## run 1
Design router_top, start of the top module:
module router_top(input clock, resetn, read_enb_0, read_enb_1, read_enb_2, pkt_valid,
                  input [7:0] data_in, output [7:0] data_out_0, data_out_1, data_out_2,
                  output valid_out_0, valid_out_1, valid_out_2, error, busy);
wire parity_done,detect_add;
wire ld_state, laf_state, full_state, write_enb_reg, rst_int_reg, lfd_state;
wire [2:0] fifo_empty, full,w_enb, write_enb, soft_reset_temp;
wire fifo_full,low_pkt_valid,soft_reset_0,soft_reset_1,soft_reset_2;
wire [7:0] dout;
wire read_enb_temp[2:0];
wire [7:0] data_out_temp[2:0];
assign soft_reset_temp[0] = soft_reset_0;
assign soft_reset_temp[1] = soft_reset_1;
assign soft_reset_temp[2] = soft_reset_2;
assign read_enb_temp[0] = read_enb_0;
assign read_enb_temp[1] = read_enb_1;
assign read_enb_temp[2] = read_enb_2;
assign data_out_0 = data_out_temp[0];
assign data_out_1 = data_out_temp[1];
assign data_out_2 = data_out_temp[2];
router_fsm dut1(.clock(clock),
                .resetn(resetn),
                .pkt_valid(pkt_valid),
                .parity_done(parity_done),
                .soft_reset_0(soft_reset_0),
                .soft_reset_1(soft_reset_1),
                .soft_reset_2(soft_reset_2),
                .fifo_full(fifo_full),
                .low_pkt_valid(low_pkt_valid),
                .fifo_empty_0(fifo_empty[0]),
                .fifo_empty_1(fifo_empty[1]),
                .fifo_empty_2(fifo_empty[2]),
                .data_in(data_in[1:0]),
                .busy(busy),
                .detect_add(detect_add),
                .ld_state(ld_state),
                .laf_state(laf_state),
                .full_state(full_state),
                .write_enb_reg(write_enb_reg),
                .rst_int_reg(rst_int_reg),
                .lfd_state(lfd_state));
router_reg dut2(.clock(clock),
                .resetn(resetn),
                .pkt_valid(pkt_valid),
                .fifo_full(fifo_full),
                .detect_add(detect_add),
                .ld_state(ld_state),
                .laf_state(laf_state),
                .full_state(full_state),
                .rst_int_reg(rst_int_reg),
                .lfd_state(lfd_state),
                .parity_done(parity_done),
                .low_pkt_valid(low_pkt_valid),
                .err(error),
  ...
make LEC_CHECK=0 ABC_AREA=0 CAP_MARGIN=10 CELL_PAD_IN_SITES_DETAIL_PLACEMENT=2 CELL_PAD_IN_SITES_GLOBAL_PLACEMENT=3 CORE_MARGIN=2 CORE_UTILIZATION=23 CTS_CLUSTER_DIAMETER=393 CTS_CLUSTER_SIZE=15 GPL_ROUTABILITY_DRIVEN=0 GPL_TIMING_DRIVEN=0 HOLD_SLACK_MARGIN=0.14 MIN_ROUTING_LAYER=met2 SLEW_MARGIN=15 TNS_END_PERCENT=65 finish   # period 5.37 ns
run.sh (not shown) runs the stock make flow with config.mk's settings and CLKGATE_MAP_FILE=.
Run 1: PASS, flow complete, no timing, DRC or antenna violations
Relative to run 1, the following input files were edited for run 2:
# run 1
export LEC_CHECK = 0
export ABC_AREA = 0
export CAP_MARGIN = 10
export CELL_PAD_IN_SITES_DETAIL_PLACEMENT = 2
export CELL_PAD_IN_SITES_GLOBAL_PLACEMENT = 3
export CORE_MARGIN = 2
export CORE_UTILIZATION = 23
export CTS_CLUSTER_DIAMETER = 393
export CTS_CLUSTER_SIZE = 15
export GPL_ROUTABILITY_DRIVEN = 0
export GPL_TIMING_DRIVEN = 0
export HOLD_SLACK_MARGIN = 0.14
export MIN_ROUTING_LAYER = met2
export SLEW_MARGIN = 15
export TNS_END_PERCENT = 65
create_clock -name core_clock -period 5.37 [get_ports {clock}]
# run 2
export LEC_CHECK = 0
export CAP_MARGIN = 20
export CORE_MARGIN = 2
export CORE_UTILIZATION = 55
export PLACE_DENSITY_LB_ADDON = 0.0
export SLEW_MARGIN = 20
create_clock -name core_clock -period 3.49 [get_ports {clock}]
--- outcome ---
There was hardly any difference in summed standard-cell area reported by yosys between run 2 and run 1. [run 2] count of buffers not belonging to the clock network in the layout rose 22% relative to run 1. Going from run 1 to run 2, clock power grows by 87%. Run 1 has lower total power than run 2. Diff run 1 and run 2: combinational power share higher in run 1. Of the two values seen for busiest layer in global routing, met2 was produced by run 2 and met3 by run 1. Basic-gate share of the synthesized area counting and, or, nand and nor cells delta (run 1 -> run 2): insignificant. Total core area (lower): run 2. or4_1 as the cell with the largest stage delay on the worst path was reported by run 2, and clkbuf_1 by run 1. Run 2 vs. run 1: power per unit of standard cell area rose by about 60%; first-pass GRT wire length fell by about 20%.
The inputs of run 3 differ from those of run 2 as listed below.
# run 2
export LEC_CHECK = 0
export CAP_MARGIN = 20
export CORE_MARGIN = 2
export CORE_UTILIZATION = 55
export PLACE_DENSITY_LB_ADDON = 0.0
export SLEW_MARGIN = 20
create_clock -name core_clock -period 3.49 [get_ports {clock}]
# run 3
export LEC_CHECK = 0
export CAP_MARGIN = 20
export CORE_MARGIN = 2
export CORE_UTILIZATION = 24
export SLEW_MARGIN = 20
create_clock -name core_clock -period 5.8 [get_ports {clock}]
--- outcome ---
- Max via count of the first global-routing pass across run 2 and run 3: run 2
- Re wire length of the first global-routing pass: run 2 was lower than run 3.
- [run 3] DRC marker count from the first detailed-route iteration rose 57 relative to run 2
- Looking at die outline width, run 3 sits about 50% higher than run 2 does.
- or4_1 as the standard cell with the maximum stage delay on the critical path was reported by run 2, and nor2_1 by run 3.
Here is what was changed in the inputs of run 4 compared with run 3.
# run 3
export LEC_CHECK = 0
export CAP_MARGIN = 20
export CORE_MARGIN = 2
export CORE_UTILIZATION = 24
export SLEW_MARGIN = 20
create_clock -name core_clock -period 5.8 [get_ports {clock}]
# run 4
export LEC_CHECK = 0
export CAP_MARGIN = 20
export CORE_MARGIN = 2
export CORE_UTILIZATION = 70
export SETUP_SLACK_MARGIN = 0.55
export SLEW_MARGIN = 20
create_clock -name core_clock -period 2.08 [get_ports {clock}]
Results
- The met2 global-route usage of run 4 is higher than that of run 3.
- [run 4] flow finished | final checks: failed | reasons: setup timing
- Worst hold slack on run 4 is ahead of run 3.
- Cmp run 4 and run 3 / die area / lower: run 4
- Run 3 → run 4: non-clock buffer count rose about 600%, global routing usage summed across all routing layers now larger, sequential share of layout area shows a reduction of 8.2 points.
> inputs changed (run 4 -> run 5)
# run 4
export LEC_CHECK = 0
export CAP_MARGIN = 20
export CORE_MARGIN = 2
export CORE_UTILIZATION = 70
export SETUP_SLACK_MARGIN = 0.55
export SLEW_MARGIN = 20
create_clock -name core_clock -period 2.08 [get_ports {clock}]
# run 5
export LEC_CHECK = 0
export CAP_MARGIN = 20
export CORE_MARGIN = 2
export CORE_UTILIZATION = 16
export SLEW_MARGIN = 20
create_clock -name core_clock -period 3.75 [get_ports {clock}]
Clock power, run 4 and run 5: larger value in run 4
On headroom to the max-slew limit, run 4 beats run 5.
Compared with run 4, first-pass GRT wire length in run 5 decreased by more than 10%.
Compared with run 4, run 5 shows a lower data arrival time of the critical path.
Run 5 completed every stage of the flow, and the final layout passed the timing, DRC and antenna checks.
The path type of the worst min-delay path comes out input port to flip-flop in one run and flip-flop to flip-flop in the other, namely in run 5 and run 4 respectively.
Run 5 vs run 4: detailed placement HPWL down slightly
Wire length after detailed routing, run 4 and run 5, higher one = run 4.
Number of cells after detailed placement ends up lower on run 4.
In the reports for run 4 and run 5, the larger die boundary height belongs to run 5.
Compared run 5 vs run 4, and switching part of the total power is down in run 5.
Sort run 4 and run 5 by fraction of standard cell area that is sequential, descending, and run 5 comes first.
Power and IR drop assume default switching activity.
